## alpha
// axis_gain_wrapper
module axis_gain_wrapper #(
    parameter integer C_S_AXI_DATA_WIDTH = 32,
    parameter integer C_S_AXI_ADDR_WIDTH = 4,
    parameter integer AUDIO_WIDTH        = 16,
    parameter integer GAIN_FBITS         = 12
)(
    input  wire aclk,
    input  wire aresetn,
    input  wire [31:0] s_axis_tdata,
    input  wire        s_axis_tlast,
    input  wire        s_axis_tvalid,
    output wire        s_axis_tready,
    output wire [31:0] m_axis_tdata,
    output wire        m_axis_tlast,
    output wire        m_axis_tvalid,
    input  wire        m_axis_tready,
    input  wire [C_S_AXI_ADDR_WIDTH-1:0] s_axi_awaddr,
    input  wire                          s_axi_awvalid,
    output reg                           s_axi_awready,
    input  wire [C_S_AXI_DATA_WIDTH-1:0] s_axi_wdata,
    input  wire [3:0]                    s_axi_wstrb,
    input  wire                          s_axi_wvalid,
    output reg                           s_axi_wready,
    output reg  [1:0]                    s_axi_bresp,
    output reg                           s_axi_bvalid,
    input  wire                          s_axi_bready,
    input  wire [C_S_AXI_ADDR_WIDTH-1:0] s_axi_araddr,
    input  wire                          s_axi_arvalid,
    output reg                           s_axi_arready,
    output reg  [C_S_AXI_DATA_WIDTH-1:0] s_axi_rdata,
    output reg  [1:0]                    s_axi_rresp,
    output reg                           s_axi_rvalid,
    input  wire                          s_axi_rready
);
Size: about 170 flip-flops, roughly 26000 um^2 of cells after synthesis.
clock: 8.14 ns
lec_check: 0
cap_margin: 40
cell_pad_in_sites_detail_placement: 1
cell_pad_in_sites_global_placement: 3
core_aspect_ratio: 1.78
core_margin: 2
core_utilization: 32
cts_cluster_diameter: 229
cts_cluster_size: 85
gpl_routability_driven: 1
hold_slack_margin: -0.05
max_routing_layer: met5
place_density: 0.77
setup_slack_margin: -0.73
slew_margin: 10
tns_end_percent: 95
run.sh (not shown) runs the stock make flow with config.mk's settings and CLKGATE_MAP_FILE=.
[flow] alpha | stages: complete | final checks: fail | reason: setup timing
--- input diff alpha..beta ---
- removing SETUP_SLACK_MARGIN (formerly -0.73)
- changing CORE_UTILIZATION from 32 to 64
- removing CTS_CLUSTER_DIAMETER (formerly 229)
- removing CTS_CLUSTER_SIZE (formerly 85)
- removing CELL_PAD_IN_SITES_GLOBAL_PLACEMENT (formerly 3)
- removing CELL_PAD_IN_SITES_DETAIL_PLACEMENT (formerly 1)
- changing CAP_MARGIN from 40 to 20
- removing CORE_ASPECT_RATIO (formerly 1.78)
- removing HOLD_SLACK_MARGIN (formerly -0.05)
- changing SLEW_MARGIN from 10 to 20
- removing GPL_ROUTABILITY_DRIVEN (formerly 1)
- removing TNS_END_PERCENT (formerly 95)
- changing PLACE_DENSITY from 0.77 to 0.35
- removing MAX_ROUTING_LAYER (formerly met5)
- changing the clock period (ns, I/O delays scaled along) from 8.14 to 12.1
==> comparison <==
Both conditions hold for beta: the flow ran to the end and the final layout passed the timing, design-rule and antenna checks. Against alpha, cell count after placement in beta fell by more than 10%. Cell count: beta lower than alpha. beta against alpha: setup TNS shows an increase of 2.00 ns, wire length moved down.
Input-level comparison between gamma and beta:
- putting CTS_CLUSTER_DIAMETER at 218 where nothing was set
- putting CTS_CLUSTER_SIZE at 31 where nothing was set
- swapping 64 for 66 in CORE_UTILIZATION
- clearing PLACE_DENSITY, which used to be 0.35
- swapping 12.1 for 6.67 in the clock period (ns, I/O delays scaled along)
Results
- gamma -> stages 100% | layout checks FAIL | setup timing
- beta → gamma: hold slack climbed 0.0083 ns; worst setup slack dropped 2.98 ns.
- beta ended up with s_axis_tdata[29] as its worst setup path startpoint; gamma ended up with s_axis_tdata[11].
- Summary of gamma over beta: biggest cell delay along the critical path shows a reduction of 0.51 ns, cell area shows an increase of 5100 um^2, initial antenna violation count shows an increase of 5.
Input-level comparison between delta and gamma:
- clearing CTS_CLUSTER_DIAMETER, which used to be 218
- clearing CTS_CLUSTER_SIZE, which used to be 31
- swapping 66 for 40 in CORE_UTILIZATION
- swapping 6.67 for 8.0 in the clock period (ns, I/O delays scaled along)
--- outcome ---
delta | stages: all done | timing, DRC, antenna: all pass
The launching instance or port of the critical path comes out s_axis_tdata[11] in one run and s_axis_tdata[7] in the other, namely in gamma and delta respectively.
Higher wire length of the first global-routing pass goes to gamma over delta.
Area share of buffers outside the clock network in delta is 4.2 points lower than in gamma
Total power density per cell area, delta vs gamma: down by more than 10%

---

== ember ==
axis_gain_wrapper again, from the RTL that the note above started with.
// axis_gain_wrapper
module axis_gain_wrapper #(
    parameter integer C_S_AXI_DATA_WIDTH = 32,
    parameter integer C_S_AXI_ADDR_WIDTH = 4,
    parameter integer AUDIO_WIDTH        = 16,
    parameter integer GAIN_FBITS         = 12
)(
    input  wire aclk,
    input  wire aresetn,
    input  wire [31:0] s_axis_tdata,
    input  wire        s_axis_tlast,
    input  wire        s_axis_tvalid,
    output wire        s_axis_tready,
    output wire [31:0] m_axis_tdata,
    output wire        m_axis_tlast,
    output wire        m_axis_tvalid,
    input  wire        m_axis_tready,
    input  wire [C_S_AXI_ADDR_WIDTH-1:0] s_axi_awaddr,
    input  wire                          s_axi_awvalid,
    output reg                           s_axi_awready,
    input  wire [C_S_AXI_DATA_WIDTH-1:0] s_axi_wdata,
    input  wire [3:0]                    s_axi_wstrb,
    input  wire                          s_axi_wvalid,
    output reg                           s_axi_wready,
    output reg  [1:0]                    s_axi_bresp,
    output reg                           s_axi_bvalid,
    input  wire                          s_axi_bready,
    input  wire [C_S_AXI_ADDR_WIDTH-1:0] s_axi_araddr,
    input  wire                          s_axi_arvalid,
    output reg                           s_axi_arready,
    output reg  [C_S_AXI_DATA_WIDTH-1:0] s_axi_rdata,
    output reg  [1:0]                    s_axi_rresp,
    output reg                           s_axi_rvalid,
    input  wire                          s_axi_rready
);
    reg [31:0] reg_control;
    reg [31:0] reg_gain_l;
    reg [31:0] reg_gain_r;
    wire [1:0] addr_w = s_axi_awaddr[3:2];
    wire [1:0] addr_r = s_axi_araddr[3:2];
    always @(posedge aclk) begin
        if (!aresetn) begin
            s_axi_awready <= 1'b0;
            s_axi_wready  <= 1'b0;
            s_axi_bvalid  <= 1'b0;
            s_axi_bresp   <= 2'b00;
            reg_control <= 32'b0;
            reg_gain_l  <= 32'h0000_1000;  
            reg_gain_r  <= 32'h0000_1000;
        end else begin
            if (!s_axi_awready && s_axi_awvalid && s_axi_wvalid) begin
                s_axi_awready <= 1'b1;
  ...
Settings: LEC_CHECK=0, CAP_MARGIN=30, CORE_ASPECT_RATIO=0.84, CORE_MARGIN=2, CORE_UTILIZATION=72, CTS_CLUSTER_DIAMETER=218, CTS_CLUSTER_SIZE=31, HOLD_SLACK_MARGIN=-0.09, PLACE_DENSITY=0.63, SLEW_MARGIN=20, TNS_END_PERCENT=75; clock period 6.2 ns.
Complete run, failing final checks: ember, reason negative setup slack.
Input-level comparison between tundra and ember:
Settings: CTS_CLUSTER_DIAMETER now 79, was 218; PLACE_DENSITY now 0.39, was 0.63; HOLD_SLACK_MARGIN no longer set, was -0.09; CORE_ASPECT_RATIO no longer set, was 0.84; CAP_MARGIN now 20, was 30; TNS_END_PERCENT now 10, was 75; CTS_CLUSTER_SIZE no longer set, was 31; the clock period (ns, I/O delays scaled along) now 8.85, was 6.2.
[summary]
- In tundra relative to ember, cell-internal power had gone down by more than a quarter.
- s_axis_tdata[25] as the start point of the critical path was reported by tundra, and s_axis_tdata[15] by ember.
- tundra | status: complete | timing, DRC, antenna: pass
- Against ember, tundra comes in about 10% lower on final area.
- Between tundra and ember, the difference in post-synthesis chip area from yosys is negligible.
- Against ember, tundra comes in 278 lower on final net count.
- Register-to-register slack (higher): tundra
- Detailed-route wire length sits lower in tundra than in ember.
Inputs modified between tundra and willow:
Settings: a deleted TNS_END_PERCENT that had been 10; a change of CORE_UTILIZATION from 72 to 40; a deleted CTS_CLUSTER_DIAMETER that had been 79; a deleted PLACE_DENSITY that had been 0.39; a change of the clock period (ns, I/O delays scaled along) from 8.85 to 7.82.
Results
- Looking at global-route usage, willow sits 16 points lower than tundra does.
- Looking at willow and tundra, the clock-pin slew on the worst setup and hold paths is a wash.
- Looking at routed wire length across both flows, willow is the weaker of the two, with tundra ahead.
#### Input delta (harbor over willow)
Settings: CTS_CLUSTER_SIZE newly set to 51; CORE_UTILIZATION changed from 40 to 66; the clock period (ns, I/O delays scaled along) changed from 7.82 to 6.77.
- In summary, willow completed successfully, with a layout that passed the timing, design-rule and antenna checks.
- harbor: all stages done; final checks FAILED (negative setup slack).
- Lower number of non-filler instances in the completed layout goes to harbor over willow.
- The instance area at placement on willow is in line with that on harbor.
- The setup clock skew after layout was comparable across willow and harbor.
- harbor vs willow, data required time at the worst endpoint went down by 1.08 ns.
- harbor vs. willow: total setup buffers inserted after CTS went up by 73.
- Longest individual stage delay on the worst path: lower on willow
- From willow to harbor the numbers moved as follows: overall die height went down about 22%, relative contribution of combinational cells to total power went up 6.0 points, setup slack went down 0.62 ns.
Input changes introduced in juniper (baseline for comparison: harbor):
Settings: a change of CORE_UTILIZATION from 66 to 58; a change of CTS_CLUSTER_SIZE from 51 to 14; a change of the clock period (ns, I/O delays scaled along) from 6.77 to 4.91.
### Flow results
- Final checks on juniper, whose flow otherwise completed, came back failing, citing negative setup slack.
- juniper — standard-cell row count 6.9% higher, harbor as reference
- In the flow results for juniper and harbor, the switching part of the total is smaller on juniper.
- juniper ends up with lower minimum setup slack in the final design than harbor does.
- Violation tally from detailed-route iteration zero down about 4% in juniper wrt harbor
- Compared with harbor, in juniper detailed route wirelength on metal3 lower, final period utilization higher, global-route wire length before repair higher, design area higher.
- juniper vs harbor: share of total power in the clock network up

---

## yarrow
Starting RTL as in the previous note.
make LEC_CHECK=0 CAP_MARGIN=30 CELL_PAD_IN_SITES_GLOBAL_PLACEMENT=1 CORE_ASPECT_RATIO=0.5 CORE_MARGIN=2 CORE_UTILIZATION=58 CTS_CLUSTER_DIAMETER=167 CTS_CLUSTER_SIZE=66 MAX_ROUTING_LAYER=met4 PLACE_DENSITY=0.37 SETUP_SLACK_MARGIN=-0.73 SLEW_MARGIN=20 TNS_END_PERCENT=60 finish   # period 12.2 ns
Input-level comparison between maple and yarrow:
Settings: removing CORE_ASPECT_RATIO (formerly 0.5); changing CORE_UTILIZATION from 58 to 14; removing CTS_CLUSTER_DIAMETER (formerly 167); removing CTS_CLUSTER_SIZE (formerly 66); removing CELL_PAD_IN_SITES_GLOBAL_PLACEMENT (formerly 1); changing CAP_MARGIN from 30 to 20; removing TNS_END_PERCENT (formerly 60); removing SETUP_SLACK_MARGIN (formerly -0.73); removing PLACE_DENSITY (formerly 0.37); removing MAX_ROUTING_LAYER (formerly met4); changing the clock period (ns, I/O delays scaled along) from 12.2 to 8.85.
==> comparison <==
maple went all the way through the flow, and no timing, DRC or antenna check failed. The final reports for maple and yarrow show wire length per cell after detailed routing lower in the former. Diff maple..yarrow | final-report max-slew violation count | unchanged. Going from yarrow to maple, final cell count without fillers increased by 2,038 relative to the old numbers, final core area utilization went down by 47 points, worst hold margin down 0.0048 ns.
What indigo does differently from maple at the input level:
Settings: PLACE_DENSITY newly set to 0.39; CORE_UTILIZATION changed from 14 to 61.
### Flow results
Density: indigo denser than maple
Register-to-register slack is lower on maple
The lower wire length of the first global-routing pass came out of indigo.
Delta (indigo minus maple): filler-free cell count of the finished design down about 35%, number of placement rows went down by 83.
On worst hold slack across all endpoints, indigo and maple are basically level.
Edits applied to the flow inputs when going from indigo to quartz:
Settings: putting TNS_END_PERCENT at 25 where nothing was set; putting GPL_TIMING_DRIVEN at 0 where nothing was set; clearing PLACE_DENSITY, which used to be 0.39; swapping 61 for 40 in CORE_UTILIZATION; swapping 8.85 for 8.0 in the clock period (ns, I/O delays scaled along).
Findings:
- quartz: all stages complete, timing, DRC and antenna checks passed
- Relative to indigo, routed wire length on met3 increased by 1200 um in quartz.
- Status: share of the final layout cell area in sequential cells parity (indigo, quartz)
- There was hardly any difference in final hold slack between indigo and quartz.

---

The RTL this note starts from:
==> flow/design.v <==
`timescale 1ns / 1ps
module gain_core #(
    parameter integer DWIDTH = 16,  
    parameter integer GWIDTH = 16,  
    parameter integer FBITS  = 12   
)(
    input  wire                     clk,
    input  wire                     rst_n,      
    input  wire                     ce,         
    input  wire                     en,         
    input  wire signed [DWIDTH-1:0] data_i,     
    input  wire signed [GWIDTH-1:0] data_gain,  
    output reg  signed [DWIDTH-1:0] data_o      
);
    wire signed [DWIDTH+GWIDTH-1:0] mult_raw;
    wire signed [DWIDTH+GWIDTH-1:0] mult_rounded;
    wire signed [DWIDTH+GWIDTH-1-FBITS:0] mult_scaled;
    localparam signed [DWIDTH-1:0] MAX_VAL = {1'b0, {(DWIDTH-1){1'b1}}};  
    localparam signed [DWIDTH-1:0] MIN_VAL = {1'b1, {(DWIDTH-1){1'b0}}};  
    assign mult_raw = data_i * data_gain;
    assign mult_rounded = mult_raw + (1 << (FBITS-1));
    assign mult_scaled = mult_rounded >>> FBITS;
    always @(posedge clk) begin
        if (!rst_n) begin
            data_o <= 0;
        end else if (ce) begin
            if (!en) begin
                data_o <= data_i;
            end else begin
                if (mult_scaled > MAX_VAL) begin
                    data_o <= MAX_VAL;
                end else if (mult_scaled < MIN_VAL) begin
                    data_o <= MIN_VAL;
                end else begin
                    data_o <= mult_scaled[DWIDTH-1:0];
                end
            end
        end
    end
endmodule
`timescale 1ns / 1ps
module axis_gain_wrapper #(
    parameter integer C_S_AXI_DATA_WIDTH = 32,
    parameter integer C_S_AXI_ADDR_WIDTH = 4,
    parameter integer AUDIO_WIDTH        = 16,
    parameter integer GAIN_FBITS         = 12
)(
    input  wire aclk,
    input  wire aresetn,
    input  wire [31:0] s_axis_tdata,
    input  wire        s_axis_tlast,
    input  wire        s_axis_tvalid,
    output wire        s_axis_tready,
    output wire [31:0] m_axis_tdata,
    output wire        m_axis_tlast,
    output wire        m_axis_tvalid,
    input  wire        m_axis_tready,
    input  wire [C_S_AXI_ADDR_WIDTH-1:0] s_axi_awaddr,
    input  wire                          s_axi_awvalid,
    output reg                           s_axi_awready,
    input  wire [C_S_AXI_DATA_WIDTH-1:0] s_axi_wdata,
    input  wire [3:0]                    s_axi_wstrb,
    input  wire                          s_axi_wvalid,
    output reg                           s_axi_wready,
    output reg  [1:0]                    s_axi_bresp,
    output reg                           s_axi_bvalid,
    input  wire                          s_axi_bready,
    input  wire [C_S_AXI_ADDR_WIDTH-1:0] s_axi_araddr,
    input  wire                          s_axi_arvalid,
    output reg                           s_axi_arready,
    output reg  [C_S_AXI_DATA_WIDTH-1:0] s_axi_rdata,
    output reg  [1:0]                    s_axi_rresp,
    output reg                           s_axi_rvalid,
    input  wire                          s_axi_rready
);
    reg [31:0] reg_control;
    reg [31:0] reg_gain_l;
    reg [31:0] reg_gain_r;
    wire [1:0] addr_w = s_axi_awaddr[3:2];
    wire [1:0] addr_r = s_axi_araddr[3:2];
    always @(posedge aclk) begin
        if (!aresetn) begin
            s_axi_awready <= 1'b0;
            s_axi_wready  <= 1'b0;
            s_axi_bvalid  <= 1'b0;
            s_axi_bresp   <= 2'b00;
            reg_control <= 32'b0;
            reg_gain_l  <= 32'h0000_1000;  
            reg_gain_r  <= 32'h0000_1000;
        end else begin
            if (!s_axi_awready && s_axi_awvalid && s_axi_wvalid) begin
                s_axi_awready <= 1'b1;
                s_axi_wready  <= 1'b1;
                case (addr_w)
                    2'h0: reg_control <= s_axi_wdata;
                    2'h1: reg_gain_l  <= s_axi_wdata;
                    2'h2: reg_gain_r  <= s_axi_wdata;
                    default: ;
                endcase
            end else begin
                s_axi_awready <= 1'b0;
                s_axi_wready  <= 1'b0;
            end
            if (s_axi_awready && !s_axi_bvalid) begin
                s_axi_bvalid <= 1'b1;
                s_axi_bresp  <= 2'b00;
            end else if (s_axi_bready) begin
                s_axi_bvalid <= 1'b0;
            end
        end
    end
    always @(posedge aclk) begin
        if (!aresetn) begin
            s_axi_arready <= 1'b0;
            s_axi_rvalid  <= 1'b0;
            s_axi_rdata   <= 32'b0;
            s_axi_rresp   <= 2'b00;
        end else begin
            if (!s_axi_arready && s_axi_arvalid) begin
                s_axi_arready <= 1'b1;
                s_axi_rvalid  <= 1'b1;
                case (addr_r)
                    2'h0: s_axi_rdata <= reg_control;
                    2'h1: s_axi_rdata <= reg_gain_l;
                    2'h2: s_axi_rdata <= reg_gain_r;
                    default: s_axi_rdata <= 32'b0;
                endcase
            end else begin
                s_axi_arready <= 1'b0;
                if (s_axi_rvalid && s_axi_rready)
                    s_axi_rvalid <= 1'b0;
            end
        end
    end
    reg valid_d;
    reg last_d;
    wire stream_ready = m_axis_tready || !valid_d;
    assign s_axis_tready = stream_ready;
    assign m_axis_tvalid = valid_d;
    assign m_axis_tlast  = last_d;
    wire core_ce     = stream_ready;
    wire gain_enable = reg_control[0];
    gain_core #(
        .DWIDTH(AUDIO_WIDTH),
        .GWIDTH(16),
        .FBITS (GAIN_FBITS)
    ) u_gain_l (
        .clk       (aclk),
        .rst_n     (aresetn),
        .ce        (core_ce),
        .en        (gain_enable),
        .data_i    (s_axis_tdata[15:0]),
        .data_gain (reg_gain_l[15:0]),
        .data_o    (m_axis_tdata[15:0])
    );
    gain_core #(
        .DWIDTH(AUDIO_WIDTH),
        .GWIDTH(16),
        .FBITS (GAIN_FBITS)
    ) u_gain_r (
        .clk       (aclk),
        .rst_n     (aresetn),
        .ce        (core_ce),
        .en        (gain_enable),
        .data_i    (s_axis_tdata[31:16]),
        .data_gain (reg_gain_r[15:0]),
        .data_o    (m_axis_tdata[31:16])
    );
    always @(posedge aclk) begin
        if (!aresetn) begin
            valid_d <= 1'b0;
            last_d  <= 1'b0;
        end else if (stream_ready) begin
            valid_d <= s_axis_tvalid;
            last_d  <= s_axis_tlast;
        end
    end
endmodule
Settings: LEC_CHECK=0, CAP_MARGIN=20, CELL_PAD_IN_SITES_GLOBAL_PLACEMENT=1, CORE_ASPECT_RATIO=1.92, CORE_MARGIN=2, CORE_UTILIZATION=46, CTS_CLUSTER_SIZE=73, GPL_ROUTABILITY_DRIVEN=0, GPL_TIMING_DRIVEN=1, MIN_ROUTING_LAYER=met2, PLACE_DENSITY_LB_ADDON=0.04, SLEW_MARGIN=20, TNS_END_PERCENT=55; clock period 6.64 ns.
The first run finished with setup timing left.
Next try:
ABC_AREA = 1   (was default)
CELL_PAD_IN_SITES_GLOBAL_PLACEMENT = default   (was 1)
CORE_ASPECT_RATIO = default   (was 1.92)
CORE_UTILIZATION = 52   (was 46)
CTS_CLUSTER_DIAMETER = 226   (was default)
CTS_CLUSTER_SIZE = 97   (was 73)
GPL_ROUTABILITY_DRIVEN = default   (was 0)
GPL_TIMING_DRIVEN = default   (was 1)
MIN_ROUTING_LAYER = default   (was met2)
PLACE_DENSITY_LB_ADDON = default   (was 0.04)
TNS_END_PERCENT = default   (was 55)
clock period = 5.01 ns   (was 6.64 ns; I/O delays follow)
The new run ran to the end with violations: setup timing; count of clock-buffer cells in the layout stays the same; sequential power went up by 34%; register-to-register slack got worse by 0.96 ns; final cell count went up by 16%; total power went up by 93%; setup slack got worse by 0.68 ns; critical path depth went up by 1; combinational power went up to 2.5 times its value; flip-flop count does not change.
Next try:
ABC_AREA = default   (was 1)
CORE_UTILIZATION = 70   (was 52)
CTS_CLUSTER_DIAMETER = 146   (was 226)
CTS_CLUSTER_SIZE = 50   (was 97)
clock period = 8.0 ns   (was 5.01 ns; I/O delays follow)
After rerunning: With this change the flow completed with no timing, DRC or antenna violations. Sequential share of layout area goes up by 1.6 points. Setup slack gets better by 1.5 ns. Synthesized cell count falls by 20%. Sequential power falls by 37%. Register-to-register slack improved by 2.2 ns.
Power and IR drop assume default switching activity.
